== run 1 ==
## battle_ship
module battle_ship(
      input wire clk,			 
      input wire clr,
      input wire btnU,
      input wire btnD,
      input wire btnR,
      input wire btnL,
      input wire sel,
	    input sw,
      output wire [2:0] red,	 
      output wire [2:0] green,   
      output wire [1:0] blue,	     
      output wire [3:0] an,
      output wire [7:0] seg,
      output wire hsync,		 
      output wire vsync			 
	);
Settings: LEC_CHECK=0, ABC_AREA=1, CAP_MARGIN=20, CORE_MARGIN=2, CORE_UTILIZATION=64, SLEW_MARGIN=20, TNS_END_PERCENT=10; clock period 3.78 ns.
run.sh (not shown) runs the stock make flow with config.mk's settings and CLKGATE_MAP_FILE=.
The final report for run 1 shows a completed flow and a layout that fails verification, specifically setup timing.
Changes in run 2 relative to run 1:
diff --git a/flow/config.mk b/flow/config.mk
--- a/flow/config.mk
+++ b/flow/config.mk
@@ -10,4 +10,4 @@
 export CORE_MARGIN = 2
-export CORE_UTILIZATION = 64
+export CORE_UTILIZATION = 72
 export SLEW_MARGIN = 20
-export TNS_END_PERCENT = 10
+export TNS_END_PERCENT = 15
==> flow/constraint.sdc <==
create_clock -name core_clock -period 13.4 [get_ports {clk}]
set_input_delay 2.6800 -clock core_clock [delete_from_list [all_inputs] [get_ports {clk}]]
set_output_delay 2.6800 -clock core_clock [all_outputs]
set_load 0.01 [all_outputs]
[summary]
Run 2 went all the way through synthesis, placement and routing and the layout is clean on timing, DRC and antenna. On non-clock buffer count: between run 1 and run 2, it ends up lower for run 2. Run 2 vs run 1: maximum number of pins on one net before global-route repair down by more than a quarter. Clock buffer count in the final layout on run 2 is up relative to run 1. Compared with run 1, run 2 shows a lower worst relative slew slack.
The following lists how run 3 was set up differently from run 2:
diff --git a/flow/config.mk b/flow/config.mk
--- a/flow/config.mk
+++ b/flow/config.mk
@@ -7,3 +7,2 @@
 export LEC_CHECK = 0
-export ABC_AREA = 1
 export CAP_MARGIN = 20
@@ -11,3 +10,3 @@
 export CORE_UTILIZATION = 72
+export PLACE_DENSITY_LB_ADDON = 0.25
 export SLEW_MARGIN = 20
-export TNS_END_PERCENT = 15
==> flow/constraint.sdc <==
create_clock -name core_clock -period 3.9 [get_ports {clk}]
set_input_delay 0.7800 -clock core_clock [delete_from_list [all_inputs] [get_ports {clk}]]
set_output_delay 0.7800 -clock core_clock [all_outputs]
set_load 0.01 [all_outputs]
--- outcome ---
What the final checks of run 3 revealed, after a flow that finished every stage, was a layout that fails on setup timing.
Note that the routed wirelength normalized by instance count recorded for run 2 amounts to 0.67 times the value seen in run 3.
Status: horizontal extent of the die parity (run 2, run 3)
Re count of buffers inserted at the top-level ports: no difference whatsoever between run 2 and run 3.
Edits applied to the flow inputs when going from run 3 to run 4:
diff --git a/flow/config.mk b/flow/config.mk
--- a/flow/config.mk
+++ b/flow/config.mk
@@ -7,2 +7,3 @@
 export LEC_CHECK = 0
+export ABC_AREA = 1
 export CAP_MARGIN = 20
@@ -10,3 +11,2 @@
 export CORE_UTILIZATION = 72
-export PLACE_DENSITY_LB_ADDON = 0.25
 export SLEW_MARGIN = 20
==> flow/constraint.sdc <==
create_clock -name core_clock -period 6.63 [get_ports {clk}]
set_input_delay 1.3260 -clock core_clock [delete_from_list [all_inputs] [get_ports {clk}]]
set_output_delay 1.3260 -clock core_clock [all_outputs]
set_load 0.01 [all_outputs]
--- outcome ---
Run 4 drops fewer vias than run 3.
Detailed-router iteration count before antenna repair, run 4 and run 3: lower on run 4
Run 4 and run 3 ended up with roughly the same total die area.
Run 4 vs. run 3: wire length of the first global-routing pass went down by 17 mm.
Run 4 finished every stage and its layout cleared the timing, design-rule and antenna checks.
Looking only at critical path depth, and setting everything else aside, the higher value of run 4 and run 3 goes to run 4.
Of run 4 and run 3, the run reporting the lower distinct cell type count of the synthesized netlist was run 4.
Status: fraction of the core area occupied by cells at floorplan parity (run 4, run 3)
What run 5 does differently from run 4 at the input level:
diff --git a/flow/config.mk b/flow/config.mk
--- a/flow/config.mk
+++ b/flow/config.mk
@@ -7,3 +7,2 @@
 export LEC_CHECK = 0
-export ABC_AREA = 1
 export CAP_MARGIN = 20
@@ -11,2 +10,3 @@
 export CORE_UTILIZATION = 72
+export PLACE_DENSITY_LB_ADDON = 0.2
 export SLEW_MARGIN = 20
==> flow/constraint.sdc <==
create_clock -name core_clock -period 3.54 [get_ports {clk}]
set_input_delay 0.7080 -clock core_clock [delete_from_list [all_inputs] [get_ports {clk}]]
set_output_delay 0.7080 -clock core_clock [all_outputs]
set_load 0.01 [all_outputs]
## What came out
Run 4 completed end to end with timing, DRC and antenna clean.
Run 5 did not finish; the tool stopped in global routing (5_1_grt) with error GRT-0232.
Horizontal die dimension: run 5 vs run 4 — no meaningful difference
Diff run 4 -> run 5 | buffer count from post-CTS setup fixing | increase of 9
When run 5 is measured against run 4, its HPWL after detailed placement turns out 25% higher.
The sequential share of the synthesized area of run 5 and that of run 4 are within noise of each other.
